## run 1
==> flow/design.v (excerpt) <==
module inexact_filter
# (parameter COUNT= 256) 
(input [7:0] Pixel_in,
input  clk,
output [7:0] Median
);
    reg [7:0]  line_buff1 [COUNT-1:0];
    reg [7:0]  line_buff2 [COUNT-1:0];
    reg [7:0]  R1_Max,R1_Med,R1_Min,R2_Max,R2_Med,R2_Min,Buffer_reg;
    wire [7:0] Min,Max,Med,Last_Max,Last_Med,Last_Min;
    integer i;
    always @(posedge clk)begin
    Buffer_reg <= Pixel_in;
    end
    always @ (posedge clk)
    begin
    line_buff2[COUNT-1] <= Buffer_reg;
    line_buff1[COUNT-1] <= line_buff2[0];
    for ( i=0 ; i<COUNT-1; i=i+1 )
        line_buff2[i] <= line_buff2[i+1];
    for ( i=0 ; i<COUNT-1; i=i+1 )
         line_buff1[i] <= line_buff1[i+1];
    end 
    TDS tds1_1(.P0(line_buff1[0]),.P1(line_buff2[0]),.P2(Buffer_reg),.Min(Min),.Max(Max),.Med(Med));
    always @(posedge clk) begin
    R1_Max <= Max;
    R1_Med <= Med;
    R1_Min <= Min;
    end
    always @(posedge clk) begin
    R2_Max <= R1_Max;
    R2_Med <= R1_Med;
    R2_Min <= R1_Min;
    end
    TDS tds2_1(.P0(Max),.P1(R1_Max),.P2(R2_Max),.Min(Last_Min),.Max(),.Med());
    TDS tds2_2(.P0(Med),.P1(R1_Med),.P2(R2_Med),.Min(),.Max(),.Med(Last_Med));
    TDS tds2_3(.P0(Min),.P1(R1_Min),.P2(R2_Min),.Min(),.Max(Last_Max),.Med());
    TDS tds_f(.P0(Last_Min),.P1(Last_Med),.P2(Last_Max),.Min(),.Max(),.Med(Median));
    endmodule
Settings: LEC_CHECK=0, ABC_AREA=1, CAP_MARGIN=20, CORE_MARGIN=2, CORE_UTILIZATION=72, CTS_CLUSTER_DIAMETER=88, GPL_TIMING_DRIVEN=1, PLACE_DENSITY_LB_ADDON=0.02, SETUP_SLACK_MARGIN=-0.78, SLEW_MARGIN=30; clock period 7.83 ns.
run.sh (not shown) runs the stock make flow with config.mk's settings and CLKGATE_MAP_FILE=.
Run 1 did not make it past clock tree synthesis, where a tool error ended it.
Changes in run 2 relative to run 1:
- removing GPL_TIMING_DRIVEN (formerly 1)
- removing ABC_AREA (formerly 1)
- removing SETUP_SLACK_MARGIN (formerly -0.78)
- removing CTS_CLUSTER_DIAMETER (formerly 88)
- changing SLEW_MARGIN from 30 to 20
- removing PLACE_DENSITY_LB_ADDON (formerly 0.02)
- changing CORE_UTILIZATION from 72 to 66
- changing the clock period (ns, I/O delays scaled along) from 7.83 to 5.7
==> comparison <==
No final results exist for run 1, since it was stopped by error DPL-0033 during clock tree synthesis. Complete run, failing final checks: run 2, reason setup timing. Going from run 1 to run 2, the netlist area before placement was found to have gone up by about 1.6%. Compared to run 1, run 2 was floorplanned on a bigger die. When run 2 is measured against run 1, its per-instance average area after synthesis turns out about 0.8% higher. Compared with run 1, run 2 shows aoi/oai-family share of the synthesized area higher by 1.9 points. Across both runs, number of library cell types mapped by synthesis was higher for run 2 than for run 1. Simple-gate share of the synthesized area in run 2 is 0.87 points lower than in run 1. Compared with run 1, run 2 shows a chip area from the yosys synthesis statistics that is 1.6% higher. On run 2: initial standard-cell utilization of the core is 6.2 points lower than what run 1 gave. Run 2 vs run 1: placement-stage cell area up. Cell count after synthesis was higher in the run labelled run 2.
--- input diff run 2..run 3 ---
- an added ABC_AREA of 1
- an added CTS_CLUSTER_SIZE of 14
- a change of CORE_UTILIZATION from 66 to 72
- an added SETUP_SLACK_MARGIN of 0.87
- a change of SLEW_MARGIN from 20 to 5
- a change of the clock period (ns, I/O delays scaled along) from 5.7 to 6.27
--- outcome ---
Comparing run 3 against run 2, there is no change at all in number of enable-type register cells in the synthesized netlist.
Per the comparison of run 3 with run 2, worst setup slack before clock tree synthesis climbed 1.55 ns, count of buffers inserted at the top-level ports barely changed.
Initial standard-cell utilization of the core, run 2 and run 3, higher one = run 3.
Run 3 never completed; the flow aborted with a tool error in clock tree synthesis.
Run 2 → run 3: complex-gate fraction of the synthesized area has decreased, summed standard-cell area reported by yosys has decreased.

---

inexact_filter again, from the RTL that the note above started with.
Settings: LEC_CHECK=0, ABC_AREA=1, CAP_MARGIN=20, CORE_MARGIN=2, CORE_UTILIZATION=72, SETUP_SLACK_MARGIN=0.23, SLEW_MARGIN=5; clock period 6.27 ns.
The starting point stopped in 4_1_cts.
Then changed:
- ABC_AREA: 1 -> not set
- CORE_UTILIZATION: 72 -> 44
- SETUP_SLACK_MARGIN: 0.23 -> not set
- SLEW_MARGIN: 5 -> 20
- clock period: 6.27 -> 10.7 ns (I/O delays scaled with it)
This time the run produced a clean layout.
Die size went up by 65%.
Area after synthesis climbs by 1.6%.
Synthesized cell count is higher by 0.83%.
Then changed:
- CORE_UTILIZATION: 44 -> 64
- CTS_CLUSTER_SIZE: not set -> 34
- clock period: 10.7 -> 9.03 ns (I/O delays scaled with it)
Now the flow ran to the end with violations: negative setup slack.
Worst setup slack is worse by 1.2 ns.
First-iteration DRC count went up by 30%.
Routed wire length went up by 25%.
Clock skew grows by 0.017 ns.
Register-to-register slack got worse by 1.7 ns.
Clock-buffer cell count drops by 56.
Final area shrinks by 1.0%.
Sequential power increases by 19%.
Total power goes up by 18%.
Power is estimated from default activity; no workload was simulated.
